==> build 73 <==
==> flow/design.v <==
`timescale 1ns / 1ps
module sparse_detector #(
    parameter WORD_SIZE = 64
)(
    input  wire [WORD_SIZE-1:0] data_in,
    output wire                 is_zero,     
    output wire                 is_sparse    
);
    assign is_zero = (data_in == {WORD_SIZE{1'b0}});
    function integer count_ones;
        input [WORD_SIZE-1:0] v;
        integer i, cnt;
        begin
            cnt = 0;
            for (i = 0; i < WORD_SIZE; i = i + 1)
                cnt = cnt + v[i];
            count_ones = cnt;
        end
    endfunction
    wire [6:0] ones_count = count_ones(data_in);
    assign is_sparse = (ones_count < (WORD_SIZE / 10));
endmodule
`timescale 1ns / 1ps
module adaptive_pe #(
    parameter integer MAX_WIDTH = 64,
    parameter integer MAX_ACC_WIDTH = 20   
)(
    input  wire                         clk,
    input  wire                         reset,
    input  wire                         ce,
    input  wire                         accumulate,
    input  wire                         test_mode,
    input  wire [2:0]                   precision_mode,
    input  wire [MAX_WIDTH-1:0]         weight_in,
    input  wire [MAX_WIDTH-1:0]         activation_in,
    input  wire [MAX_WIDTH-1:0]         mask_in,
    output reg  [MAX_ACC_WIDTH-1:0]     accumulated_sum,
    output wire                         clock_gated,
    output wire                         computation_skipped,
    output wire [2:0]                   active_precision   
);
    reg [6:0] active_bits;       
    reg [5:0] parallel_ops;      
    reg [8:0] max_value;         
    always @(*) begin
        case (precision_mode)
            3'b000: begin   
                active_bits = 7'd64;
                parallel_ops = 6'd64;
                max_value = 9'd1;
            end
            3'b001: begin   
                active_bits = 7'd64;
                parallel_ops = 6'd32;
                max_value = 9'd3;
            end
            3'b010: begin   
                active_bits = 7'd64;
                parallel_ops = 6'd16;
                max_value = 9'd15;
            end
            3'b011: begin   
                active_bits = 7'd64;
                parallel_ops = 6'd8;
                max_value = 9'd255;
            end
            default: begin   
                active_bits = 7'd64;
                parallel_ops = 6'd64;
                max_value = 9'd1;
            end
        endcase
    end
    assign active_precision = precision_mode;
    wire weight_is_zero, activation_is_zero;
    wire weight_is_sparse, activation_is_sparse;
    sparse_detector #(
        .WORD_SIZE(MAX_WIDTH)
    ) weight_detector (
        .data_in(weight_in),
        .is_zero(weight_is_zero),
        .is_sparse(weight_is_sparse)
    );
    sparse_detector #(
        .WORD_SIZE(MAX_WIDTH)
    ) activation_detector (
        .data_in(activation_in),
        .is_zero(activation_is_zero),
        .is_sparse(activation_is_sparse)
    );
    wire skip_compute = weight_is_zero || activation_is_zero;
    assign computation_skipped = skip_compute && ce;
    wire pe_enable = ce && !skip_compute;
    wire acc_enable = pe_enable || test_mode;
    assign clock_gated = !pe_enable;
    reg [MAX_ACC_WIDTH-1:0] compute_result;
    always @(*) begin
        case (precision_mode)
            3'b000: compute_result = compute_1bit();
            3'b001: compute_result = compute_2bit();
            3'b010: compute_result = compute_4bit();
            3'b011: compute_result = compute_8bit();
            default: compute_result = {MAX_ACC_WIDTH{1'b0}};
        endcase
    end
    function [MAX_ACC_WIDTH-1:0] compute_1bit;
        reg [MAX_WIDTH-1:0] xnor_result;
        integer i, count;
        begin
            xnor_result = ~(weight_in ^ activation_in) & mask_in;
            count = 0;
            for (i = 0; i < MAX_WIDTH; i = i + 1) begin
                count = count + xnor_result[i];
            end
            compute_1bit = count[MAX_ACC_WIDTH-1:0];
        end
    endfunction
    function [MAX_ACC_WIDTH-1:0] compute_2bit;
        integer i;
        reg [1:0] w, a;
        reg [3:0] product;
        integer sum;
        begin
            sum = 0;
            for (i = 0; i < 32; i = i + 1) begin
                w = weight_in[i*2 +: 2];
                a = activation_in[i*2 +: 2];
                product = w * a;   
                sum = sum + product;
            end
            compute_2bit = sum[MAX_ACC_WIDTH-1:0];
        end
    endfunction
    function [MAX_ACC_WIDTH-1:0] compute_4bit;
        integer i;
        reg [3:0] w, a;
        reg [7:0] product;
        integer sum;
        begin
            sum = 0;
            for (i = 0; i < 16; i = i + 1) begin
                w = weight_in[i*4 +: 4];
                a = activation_in[i*4 +: 4];
                product = w * a;   
                sum = sum + product;
            end
            compute_4bit = sum[MAX_ACC_WIDTH-1:0];
        end
    endfunction
    function [MAX_ACC_WIDTH-1:0] compute_8bit;
        integer i;
        reg [7:0] w, a;
        reg [15:0] product;
        integer sum;
        begin
            sum = 0;
            for (i = 0; i < 8; i = i + 1) begin
                w = weight_in[i*8 +: 8];
                a = activation_in[i*8 +: 8];
                product = w * a;   
                sum = sum + product;
            end
            compute_8bit = sum[MAX_ACC_WIDTH-1:0];
        end
    endfunction
    always @(posedge clk or posedge reset) begin
        if (reset) begin
            accumulated_sum <= {MAX_ACC_WIDTH{1'b0}};
        end else if (acc_enable) begin
            if (!accumulate) begin
                accumulated_sum <= {MAX_ACC_WIDTH{1'b0}};
            end else begin
                accumulated_sum <= accumulated_sum + compute_result;
            end
        end
    end
endmodule
==> flow/run.sh <==
#!/bin/bash
# the make line also repeats each setting of config.mk as NAME=value (left out here)
make -C /OpenROAD-flow-scripts/flow DESIGN_CONFIG=/design/flow/config.mk WORK_HOME=/design/flow/orfs CLKGATE_MAP_FILE= finish
==> flow/config.mk <==
export PLATFORM = sky130hd
export DESIGN_NAME = adaptive_pe
export DESIGN_NICKNAME = adaptive_pe
export VERILOG_FILES = /design/flow/design.v
export SDC_FILE = /design/flow/constraint.sdc
export NUM_CORES = 4
export LEC_CHECK = 0
export CAP_MARGIN = 20
export CORE_MARGIN = 2
export CORE_UTILIZATION = 72
export CTS_CLUSTER_SIZE = 62
export MAX_ROUTING_LAYER = met4
export PLACE_DENSITY_LB_ADDON = 0.22
export SLEW_MARGIN = 40
==> flow/constraint.sdc <==
create_clock -name core_clock -period 11.2 [get_ports {clk}]
set_input_delay 2.2400 -clock core_clock [delete_from_list [all_inputs] [get_ports {clk}]]
set_output_delay 2.2400 -clock core_clock [all_outputs]
set_load 0.01 [all_outputs]
==> trial 33 (differences from build 73) <==
Settings changed: CORE_UTILIZATION 72 to 71, CTS_CLUSTER_DIAMETER from default to 241, GPL_TIMING_DRIVEN from default to 1, HOLD_SLACK_MARGIN from default to 0.28, MAX_ROUTING_LAYER met4 to default, PLACE_DENSITY_LB_ADDON 0.22 to 0.25, SLEW_MARGIN 40 to 20, TNS_END_PERCENT from default to 100.
==> flow/constraint.sdc (replaced) <==
create_clock -name core_clock -period 12.2 [get_ports {clk}]
set_input_delay 2.4400 -clock core_clock [delete_from_list [all_inputs] [get_ports {clk}]]
set_output_delay 2.4400 -clock core_clock [all_outputs]
set_load 0.01 [all_outputs]
==> impl_results.html <==
<p>Metrics extracted from the flow reports.</p>
<table>
<tr><th>Metric</th><th>Value</th></tr>
<tr><th colspan="2">Run status</th></tr>
<tr><td>Status</td><td>stopped before the end</td></tr>
<tr><td>Error Message</td><td>[ERROR GRT-0116] Global routing finished with congestion. Check the congestion regions in the DRC Viewer.</td></tr>
<tr><td>Stage reached</td><td>global routing</td></tr>
<tr><th colspan="2">Clocking</th></tr>
<tr><td>Cell resize tally after clock tree synthesis</td><td>509</td></tr>
<tr><th colspan="2">Placed design</th></tr>
<tr><td>Placement Setup Slack</td><td>-1530 ps</td></tr>
<tr><th colspan="2">Die</th></tr>
<tr><td>Die Footprint</td><td>49400 um2</td></tr>
</table>
the above is filed under build 73

==> impl_results.html <==
<h3>Flow metrics</h3>
<table>
<tr><th>Metric</th><th>Value</th></tr>
<tr><th colspan="2">Placed design</th></tr>
<tr><td>Placement Setup Slack</td><td>-441 ps</td></tr>
<tr><th colspan="2">Run status</th></tr>
<tr><td>Layout violations</td><td>negative setup slack</td></tr>
<tr><td>Status</td><td>failed layout checks</td></tr>
<tr><th colspan="2">Finish</th></tr>
<tr><td>Combinational gate area</td><td>29700 um2</td></tr>
<tr><th colspan="2">Clocking</th></tr>
<tr><td>Cell resize tally after clock tree synthesis</td><td>16</td></tr>
<tr><th colspan="2">Final timing</th></tr>
<tr><td>Final setup vio count</td><td>9</td></tr>
<tr><td>Min cycle time layout</td><td>12700 ps</td></tr>
<tr><td>Setup slack after layout</td><td>-495 ps</td></tr>
<tr><th colspan="2">Die</th></tr>
<tr><td>Die Footprint</td><td>50000 um2</td></tr>
<tr><td>Core Footprint</td><td>47600 um2</td></tr>
</table>
the above is filed under trial 33

